v37:
Design TPU, start of the top module:
module TPU(
    clk,
    rst_n,
    in_valid,
    K,
    M,
    N,
    busy,
    A_wr_en,
    A_index,
    A_data_in,
    A_data_out,
    B_wr_en,
    B_index,
    B_data_in,
    B_data_out,
    C_wr_en,
    C_index,
    C_data_in,
    C_data_out
);
input clk;
input rst_n;
input            in_valid;
input [7:0]      K;
input [7:0]      M;
input [7:0]      N;
output reg       busy;
output reg          A_wr_en;
output reg [15:0]   A_index;
output     [31:0]   A_data_in;
input  [31:0]       A_data_out;
output reg          B_wr_en;
output reg [15:0]   B_index;
output     [31:0]   B_data_in;
input  [31:0]       B_data_out;
output reg          C_wr_en;
output reg [15:0]   C_index;
output reg [127:0]  C_data_in;
input  [127:0]      C_data_out;
assign A_data_in = 32'd0;
assign B_data_in = 32'd0;
reg [31:0] A_buffer_in, B_buffer_in;
reg [31:0] A_buffer_out, B_buffer_out;
wire [127:0] c_out[3:0];
buffer weight_buffer_A (
    .clk(clk),
    .rst_n(rst_n),
    .in_valid(in_valid),
    .data_in(A_buffer_in),
    .data_out(A_buffer_out)
);
buffer input_buffer_B (
    .clk(clk),
    .rst_n(rst_n),
  ...
Size: ~10000 cells after synthesis, about 1200 flip-flops, about 99000 µm² of cells after synthesis.
Settings: LEC_CHECK=0, CAP_MARGIN=20, CORE_MARGIN=2, CORE_UTILIZATION=40, PLACE_DENSITY=0.6, SLEW_MARGIN=20; clock period 6.5 ns.
run.sh (not shown) runs the stock make flow with config.mk's settings and CLKGATE_MAP_FILE=.
Inputs modified between v37 and v29:
Settings: CORE_UTILIZATION now 70, was 40; SETUP_SLACK_MARGIN now 0.92, previously not set; the clock period (ns, I/O delays scaled along) now 4.83, was 6.5.
Notes after the runs:
- Completing all stages was not enough for v29: its layout failed the final checks because of setup timing.
- v29 reports a lower shortest clock period the worst path allows after layout than v37 does.
- v29 vs v37, switching fraction of total power went up by 1.4 points.
- From v37 to v29 the numbers moved as follows: number of non-filler instances in the completed layout went down, setup slack of the critical path after layout shows a reduction of 1.02 ns, number of antenna diodes went up by 6, ratio of final minimum period to clock period moved up.
- In the reports for v29 and v37, the larger synthesis-to-finish area growth belongs to v29.
- Delta (v29 minus v37): number of gates given a new drive strength after cts now larger; largest net degree at the start of global routing now larger.
The following lists how v18 was set up differently from v29:
Settings: SETUP_SLACK_MARGIN no longer set, was 0.92; the clock period (ns, I/O delays scaled along) now 5.82, was 4.83.
--- outcome ---
v18 went all the way through the flow, and no timing, DRC or antenna check failed. v18 vs. v29: part of the power in the clock network went up by 3.7 points. Compared with v29, v18 has extra setup slack. A worst setup path endpoint of B_index[13] is what v29 shows, while C_index[15] belongs to v18. Going from v29 to v18, number of vias in the routed layout now smaller, synthesis-to-finish area growth now smaller, ratio of final minimum period to clock period now smaller.
What v10 does differently from v18 at the input level:
Settings: a deleted PLACE_DENSITY that had been 0.6; an added CTS_CLUSTER_SIZE of 17; a change of CAP_MARGIN from 20 to 15; an added SETUP_SLACK_MARGIN of 0.54; a change of the clock period (ns, I/O delays scaled along) from 5.82 to 4.38.
## What came out
STATUS run=v10 STAGES=ALL_DONE FINAL_CHECKS=FAILED CAUSE=setup timing. Worst endpoint required time ends up higher on v18. Row count: v18 vs v10 identical. Cmp v10 vs v18: global-route usage higher in v10. Relative to v18, the routed wire length measured on v10 has increased by more than a quarter.
Input changes introduced in v52 (baseline for comparison: v10):
Settings: SETUP_SLACK_MARGIN now 1.17, was 0.54; CAP_MARGIN now 20, was 15; CORE_UTILIZATION now 72, was 70; CTS_CLUSTER_SIZE now 25, was 17; the clock period (ns, I/O delays scaled along) now 3.92, was 4.38.
Findings:
v52 never completed; the flow aborted with a tool error in 5_1_grt.
Post-synthesis share of cell area spent on full adders, half adders and majority gates: v52 vs v10 identical
v52 vs v10: row count down slightly
As far as unique cell type count in the Yosys netlist goes, v10 and v52 are indistinguishable; the numbers are identical.
Of v52 and v10, v52 shows the lower area of the core region, with v10 above it.
v52 — worst slack at placement 0.51 ns lower, v10 as reference
Summary of v52 over v10: total of cells resized after clock tree synthesis down 2.4%, weighted congestion at the end of routability-driven global placement down 0.69%.
Changes observed in v52 relative to v10: cts-stage hold buffer count moved up; total die size went down by 2.7%.
Input-level comparison between v59 and v52:
Settings: CORE_UTILIZATION changed from 72 to 70; CTS_CLUSTER_SIZE removed (was 25); SETUP_SLACK_MARGIN changed from 1.17 to 1.08; the clock period (ns, I/O delays scaled along) changed from 3.92 to 4.38.
- Comparing v52 against v59, there is no change at all in simple-gate share of the synthesized area.
- Diff v59..v52 | synthesized cell count | unchanged
- Comparing v52 and v59, the higher post-place instance area is on v52.
- Diff v52 -> v59: placement row count went up about 0.7%; cell count in the Yosys report saw little to no change; yosys-reported design area after synthesis did not really move; top-level port count about even; die area moved up.
- [v59] flow finished | final checks: failed | reasons: setup timing
- When v59 is measured against v52, its total placed cells including tap cells turns out about 0.6% lower.
- In the flow results for v52 and v59, the post-cts repair resize count is smaller on v52.

== garnet ==
Starting RTL as in the previous note.
clock: 4.74 ns
lec_check: 0
abc_area: 0
cap_margin: 5
cell_pad_in_sites_detail_placement: 0
core_aspect_ratio: 1.44
core_margin: 2
core_utilization: 46
cts_cluster_diameter: 113
gpl_timing_driven: 1
hold_slack_margin: 0.08
max_routing_layer: met5
place_density_lb_addon: 0.04
slew_margin: 20
No crash in garnet: every stage finished, but the layout fails its final checks due to setup timing.
diff inputs: garnet => onyx
==> flow/config.mk <==
export PLATFORM = sky130hd
export DESIGN_NAME = TPU
export DESIGN_NICKNAME = TPU
export VERILOG_FILES = /design/flow/design.v
export SDC_FILE = /design/flow/constraint.sdc
export NUM_CORES = 4
export LEC_CHECK = 0
export CAP_MARGIN = 40
export CORE_MARGIN = 2
export CORE_UTILIZATION = 72
export CTS_CLUSTER_DIAMETER = 204
export CTS_CLUSTER_SIZE = 15
export PLACE_DENSITY_LB_ADDON = 0.03
export SETUP_SLACK_MARGIN = 1.51
export SLEW_MARGIN = 20
==> flow/constraint.sdc <==
create_clock -name core_clock -period 5.14 [get_ports {clk}]
set_input_delay 1.0280 -clock core_clock [delete_from_list [all_inputs] [get_ports {clk}]]
set_output_delay 1.0280 -clock core_clock [all_outputs]
set_load 0.01 [all_outputs]
## What came out
No stage failed in onyx, and the final checks on the layout all came back clean.
Of the two values seen for critical path launch point, tile_n[4] was produced by onyx and M_reg[1] by garnet.
in -> async as the worst min-delay path category was reported by onyx, and reg -> reg by garnet.
Comparing clock-pin slew on the worst setup and hold paths for onyx and garnet, the bigger number came from onyx.
Setup total negative slack sits higher in onyx than in garnet.
Diff garnet -> onyx | endpoint arrival time on the critical path | increase of 20 ps
[compare] base=garnet new=onyx: setup slack went up by 340 ps; timing-limited maximum frequency went down by 0.0023 GHz; total of plain and repair buffers excluding clock buffers went down by 45%; total number of placement rows went down by 68.
Input-level comparison between indigo and onyx:
--- a/flow/config.mk
+++ b/flow/config.mk
@@ -8 +8 @@
-export CAP_MARGIN = 40
+export CAP_MARGIN = 20
@@ -10,5 +10,2 @@
-export CORE_UTILIZATION = 72
-export CTS_CLUSTER_DIAMETER = 204
-export CTS_CLUSTER_SIZE = 15
-export PLACE_DENSITY_LB_ADDON = 0.03
-export SETUP_SLACK_MARGIN = 1.51
+export CORE_UTILIZATION = 40
+export PLACE_DENSITY = 0.6
==> flow/constraint.sdc <==
create_clock -name core_clock -period 5.82 [get_ports {clk}]
set_input_delay 1.1640 -clock core_clock [delete_from_list [all_inputs] [get_ports {clk}]]
set_output_delay 1.1640 -clock core_clock [all_outputs]
set_load 0.01 [all_outputs]
[summary]
- The uppermost layer routed comes out met4 in one run and met5 in the other, namely in indigo and onyx respectively.
- onyx vs indigo, critical path capture point: C_index[15] vs A_index[15]
- Comparing routed wire length for onyx and indigo, the smaller number came from indigo.
- Taking onyx as the reference, in indigo final cell count higher, post-detailed-route wirelength per cell -about 9%, worst path required time shows an increase of 720 ps.

## before
The RTL this note starts from:
==> flow/design.v <==
module PE(
    rst_n,
    in_valid,
    clk,
    up_in,
    left_in,
    right_out,
    down_out,
    result_out
);
input clk;
input rst_n;
input [7:0] up_in, left_in;
input in_valid;
output reg [7:0] right_out, down_out;
output reg [31:0] result_out;
always @(posedge clk or negedge rst_n) begin
    if(!rst_n) begin
        result_out <= 0;
        right_out <= 0;
        down_out <= 0;
    end
    else if(in_valid) begin
        result_out <= 0;
        right_out <= 0;
        down_out <= 0;
    end
    else begin
        result_out <= result_out + up_in * left_in;
        right_out <= left_in;
        down_out <= up_in;
    end
end
endmodule
module buffer (
    input clk,
    input rst_n,
    input in_valid,
    input [31:0] data_in,
    output reg [31:0] data_out
);
reg [7:0] r1_temp1;
reg [7:0] r2_temp1, r2_temp2;
reg [7:0] r3_temp1, r3_temp2, r3_temp3;
always @(posedge clk or negedge rst_n) begin
    if (!rst_n) begin
        data_out <= 32'b0;
        r1_temp1 <= 8'b0;
        r2_temp1 <= 8'b0;
        r2_temp2 <= 8'b0;
        r3_temp1 <= 8'b0;
        r3_temp2 <= 8'b0;
        r3_temp3 <= 8'b0;
    end 
    else if(in_valid) begin
        data_out <= 32'b0;
        r1_temp1 <= 8'b0;
        r2_temp1 <= 8'b0;
        r2_temp2 <= 8'b0;
        r3_temp1 <= 8'b0;
        r3_temp2 <= 8'b0;
        r3_temp3 <= 8'b0;
    end
    else begin
        r1_temp1 <= data_in[23:16];
        r2_temp1 <= r2_temp2;
        r2_temp2 <= data_in[15:8];
        r3_temp1 <= r3_temp2;
        r3_temp2 <= r3_temp3;
        r3_temp3 <= data_in[7:0];
        data_out <= {data_in[31:24], r1_temp1, r2_temp1, r3_temp1};
    end
end 
endmodule
module systolic_array(
    rst_n,
    in_valid,
    clk,
    in_a,
    in_b,
    out_c_r1,
    out_c_r2,
    out_c_r3,
    out_c_r4
);
input rst_n;
input in_valid;
input clk;
input [31:0] in_a;
input [31:0] in_b;
output [127:0] out_c_r1; 
output [127:0] out_c_r2;
output [127:0] out_c_r3;
output [127:0] out_c_r4;
wire [7:0] vertical_wire[4:0][3:0]; 
wire [7:0] horizontal_wire[3:0][4:0];  
wire [31:0] c_wire[3:0][3:0]; 
assign vertical_wire[0][0] = in_b[31:24];  
assign vertical_wire[0][1] = in_b[23:16];  
assign vertical_wire[0][2] = in_b[15:8];  
assign vertical_wire[0][3] = in_b[7:0];   
assign horizontal_wire[0][0] = in_a[31:24];  
assign horizontal_wire[1][0] = in_a[23:16];  
assign horizontal_wire[2][0] = in_a[15:8];   
assign horizontal_wire[3][0] = in_a[7:0];    
genvar i,j;
generate
    for(i=0;i<4;i=i+1) begin:ROW
        for(j=0;j<4;j=j+1) begin:COL
            PE pe(
                .rst_n(rst_n),
                .in_valid(in_valid),
                .clk(clk),
                .up_in(vertical_wire[i][j]),
                .left_in(horizontal_wire[i][j]),
                .right_out(horizontal_wire[i][j+1]),
                .down_out(vertical_wire[i+1][j]),
                .result_out(c_wire[i][j])
            );
        end
    end
endgenerate
assign out_c_r1 = {c_wire[0][0], c_wire[0][1], c_wire[0][2], c_wire[0][3]};
assign out_c_r2 = {c_wire[1][0], c_wire[1][1], c_wire[1][2], c_wire[1][3]};
assign out_c_r3 = {c_wire[2][0], c_wire[2][1], c_wire[2][2], c_wire[2][3]};
assign out_c_r4 = {c_wire[3][0], c_wire[3][1], c_wire[3][2], c_wire[3][3]};
endmodule
module TPU(
    clk,
    rst_n,
    in_valid,
    K,
    M,
    N,
    busy,
    A_wr_en,
    A_index,
    A_data_in,
    A_data_out,
    B_wr_en,
    B_index,
    B_data_in,
    B_data_out,
    C_wr_en,
    C_index,
    C_data_in,
    C_data_out
);
input clk;
input rst_n;
input            in_valid;
input [7:0]      K;
input [7:0]      M;
input [7:0]      N;
output reg       busy;
output reg          A_wr_en;
output reg [15:0]   A_index;
output     [31:0]   A_data_in;
input  [31:0]       A_data_out;
output reg          B_wr_en;
output reg [15:0]   B_index;
output     [31:0]   B_data_in;
input  [31:0]       B_data_out;
output reg          C_wr_en;
output reg [15:0]   C_index;
output reg [127:0]  C_data_in;
input  [127:0]      C_data_out;
assign A_data_in = 32'd0;
assign B_data_in = 32'd0;
reg [31:0] A_buffer_in, B_buffer_in;
reg [31:0] A_buffer_out, B_buffer_out;
wire [127:0] c_out[3:0];
buffer weight_buffer_A (
    .clk(clk),
    .rst_n(rst_n),
    .in_valid(in_valid),
    .data_in(A_buffer_in),
    .data_out(A_buffer_out)
);
buffer input_buffer_B (
    .clk(clk),
    .rst_n(rst_n),
    .in_valid(in_valid),
    .data_in(B_buffer_in),
    .data_out(B_buffer_out)
);
reg sa_valid;
systolic_array SA (
    .rst_n(rst_n),
    .in_valid(sa_valid),
    .clk(clk),
    .in_a(A_buffer_out),
    .in_b(B_buffer_out),
    .out_c_r1(c_out[0]),
    .out_c_r2(c_out[1]),
    .out_c_r3(c_out[2]),
    .out_c_r4(c_out[3])
);
reg [7:0] M_reg, N_reg, K_reg;
reg [7:0] tile_m, tile_n, tile_k;
reg [7:0] max_tile_m, max_tile_n, max_tile_k;
wire [127:0] c_row0 = c_out[0];
wire [127:0] c_row1 = c_out[1];
wire [127:0] c_row2 = c_out[2];
wire [127:0] c_row3 = c_out[3];
integer i, j;
localparam IDLE = 3'd0;
localparam LOAD = 3'd1;
localparam CALC = 3'd2;
localparam WRITEBACK = 3'd3;
localparam DONE = 3'd4;
reg [3:0] state, next_state;
reg [7:0] load_cnt, calc_cnt, wb_cnt;
reg [15:0] A_addr, B_addr, C_addr;
always @(*) begin
    if(tile_k == max_tile_k - 1) begin
        if(tile_k * 4 + load_cnt > K_reg) begin
            A_addr = (((tile_m * K_reg) + K_reg)) ;
            B_addr = (((tile_n * K_reg) + K_reg));
        end
        else begin
            A_addr = (((tile_m * K_reg) + (tile_k * 4))) + load_cnt;
            B_addr = (((tile_n * K_reg) + (tile_k * 4))) + load_cnt;
        end
    end
    else begin
        A_addr = (((tile_m * K_reg) + (tile_k * 4))) + load_cnt;
        B_addr = (((tile_n * K_reg) + (tile_k * 4))) + load_cnt;
    end
    C_addr = ((tile_n * M_reg) + (tile_m * 4)) + wb_cnt;
end
reg [15:0] next_tile_m, next_tile_n;
always @(*) begin
    if(tile_n < max_tile_n - 1) begin
        next_tile_n = tile_n + 1;
        next_tile_m = tile_m;
    end
    else begin
        next_tile_n = 0;
        if(tile_m < max_tile_m - 1) begin
            next_tile_m = tile_m + 1;
        end
        else begin
            next_tile_m = 0;
        end
    end
end
always @(posedge clk or negedge rst_n) begin
    if(!rst_n) begin
        M_reg <= 0;
        N_reg <= 0;
        K_reg <= 0;
        max_tile_m <= 0;
        max_tile_n <= 0; 
        max_tile_k <= 0;
        tile_k <= 0;
    end
    else if(in_valid) begin
        M_reg <= M;
        N_reg <= N;
        K_reg <= K;
        max_tile_m <= (M + 3) >> 2;  
        max_tile_n <= (N + 3) >> 2; 
        max_tile_k <= (K + 3) >> 2; 
        tile_k <= 0;
    end
end
always @(*) begin
    case(state)
        IDLE: begin
            if(in_valid)
                next_state = LOAD;
            else
                next_state = IDLE;
        end
        LOAD: begin
            if(load_cnt > K_reg || tile_k * 4 + load_cnt > K_reg) 
                next_state = CALC;
            else
                next_state = LOAD;
        end
        CALC: begin
            if(calc_cnt == 7)
                next_state = WRITEBACK;    
            else
                next_state = CALC;
        end
        WRITEBACK: begin
            if(wb_cnt > 3 || tile_m * 4 + wb_cnt >= M_reg) begin
                if(tile_n < max_tile_n - 1 || tile_m < max_tile_m - 1)
                    next_state = LOAD;
                else
                    next_state = DONE;
            end
            else
                next_state = WRITEBACK;
        end
        DONE: begin
            next_state = IDLE;
        end
        default: next_state = IDLE;
    endcase
end
always @(posedge clk or negedge rst_n) begin
    if(!rst_n) begin
        busy <= 0;
        A_wr_en <= 0;
        B_wr_en <= 0;
        C_wr_en <= 0;
        A_index <= 0;
        B_index <= 0;
        C_index <= 0;
        load_cnt <= 0;
        calc_cnt <= 0;
        wb_cnt <= 0;
        sa_valid <= 0;
        tile_m <= 0;
        tile_n <= 0;
        state <= IDLE;
    end
    else begin
        state <= next_state;
        case(state)
            IDLE: begin
                if(in_valid) begin
                    busy <= 1;
                    load_cnt <= 0;
                    calc_cnt <= 0;
                    wb_cnt <= 0;
                    sa_valid <= 1;
                end
                else begin
                    busy <= 0;
                end
                A_buffer_in <= 0;
                B_buffer_in <= 0;
                C_wr_en <= 0;
            end
            LOAD: begin
                A_index <= A_addr;
                B_index <= B_addr;
                sa_valid <= 0;
                if(tile_k * 4 + load_cnt > K_reg) begin
                    A_buffer_in <= 0; 
                    B_buffer_in <= 0;
                end
                else if(load_cnt == 0) begin
                    A_buffer_in <= 0; 
                    B_buffer_in <= 0;
                end
                else begin
                    A_buffer_in <= A_data_out;
                    B_buffer_in <= B_data_out;
                end
                if(load_cnt > K_reg) begin
                    load_cnt <= 0;
                end
                else begin
                    load_cnt <= load_cnt + 1;
                end
            end
            CALC: begin
                A_buffer_in <= 0;
                B_buffer_in <= 0;
                if(calc_cnt == 7) begin
                    calc_cnt <= 0;
                end
                else begin
                    calc_cnt <= calc_cnt + 1;
                end
            end
            WRITEBACK: begin
                if(wb_cnt <= 3 && tile_m * 4 + wb_cnt < M_reg) begin
                    C_wr_en <= 1;
                    C_index <= C_addr;
                    C_data_in <= c_out[wb_cnt];
                    wb_cnt <= wb_cnt + 1;
                end
                else begin
                    C_wr_en <= 0;
                    sa_valid <= 1;
                    tile_m <= next_tile_m;
                    tile_n <= next_tile_n;
                    wb_cnt <= 0;
                end
            end
            DONE: begin
                busy <= 0;
                C_wr_en <= 0;
            end
        endcase
        if(in_valid) begin
            tile_m <= 0;
            tile_n <= 0;
        end
    end
end
endmodule
==> flow/config.mk <==
export PLATFORM = sky130hd
export DESIGN_NAME = TPU
export DESIGN_NICKNAME = TPU
export VERILOG_FILES = /design/flow/design.v
export SDC_FILE = /design/flow/constraint.sdc
export NUM_CORES = 4
export LEC_CHECK = 0
export ABC_AREA = 1
export CAP_MARGIN = 20
export CELL_PAD_IN_SITES_GLOBAL_PLACEMENT = 2
export CORE_MARGIN = 2
export CORE_UTILIZATION = 40
export CTS_CLUSTER_DIAMETER = 218
export CTS_CLUSTER_SIZE = 16
export GPL_ROUTABILITY_DRIVEN = 0
export GPL_TIMING_DRIVEN = 0
export HOLD_SLACK_MARGIN = 0.1
export PLACE_DENSITY = 0.6
export SETUP_SLACK_MARGIN = 0.28
export SLEW_MARGIN = 15
==> flow/constraint.sdc <==
create_clock -name core_clock -period 6.5 [get_ports {clk}]
set_input_delay 1.3000 -clock core_clock [delete_from_list [all_inputs] [get_ports {clk}]]
set_output_delay 1.3000 -clock core_clock [all_outputs]
set_load 0.01 [all_outputs]
#### Input delta (after over before)
- removing GPL_ROUTABILITY_DRIVEN (formerly 0)
- removing GPL_TIMING_DRIVEN (formerly 0)
- removing PLACE_DENSITY (formerly 0.6)
- removing CTS_CLUSTER_DIAMETER (formerly 218)
- changing SETUP_SLACK_MARGIN from 0.28 to -0.32
- changing HOLD_SLACK_MARGIN from 0.1 to 0.28
- removing CTS_CLUSTER_SIZE (formerly 16)
- changing CORE_UTILIZATION from 40 to 70
- changing SLEW_MARGIN from 15 to 20
- removing CELL_PAD_IN_SITES_GLOBAL_PLACEMENT (formerly 2)
- changing the clock period (ns, I/O delays scaled along) from 6.5 to 4.08
==> results <==
- after: complete, dirty (setup timing)
- met2 track demand over resource sits higher in after than in before.
- Clock-pin transition on the worst setup and hold timing paths (after over before): decrease, 0.02 ns
- Worst-skew pair later-pin latency for after: 0.04 ns up relative to before
- Diff before -> after | summed area of non-filler cells in the final layout | up by a little under 10%
- Going from before to after, average wire per standard cell shrinks by about 2.5%.
- before has higher switching part of the total than after.
Power and IR drop assume default switching activity.
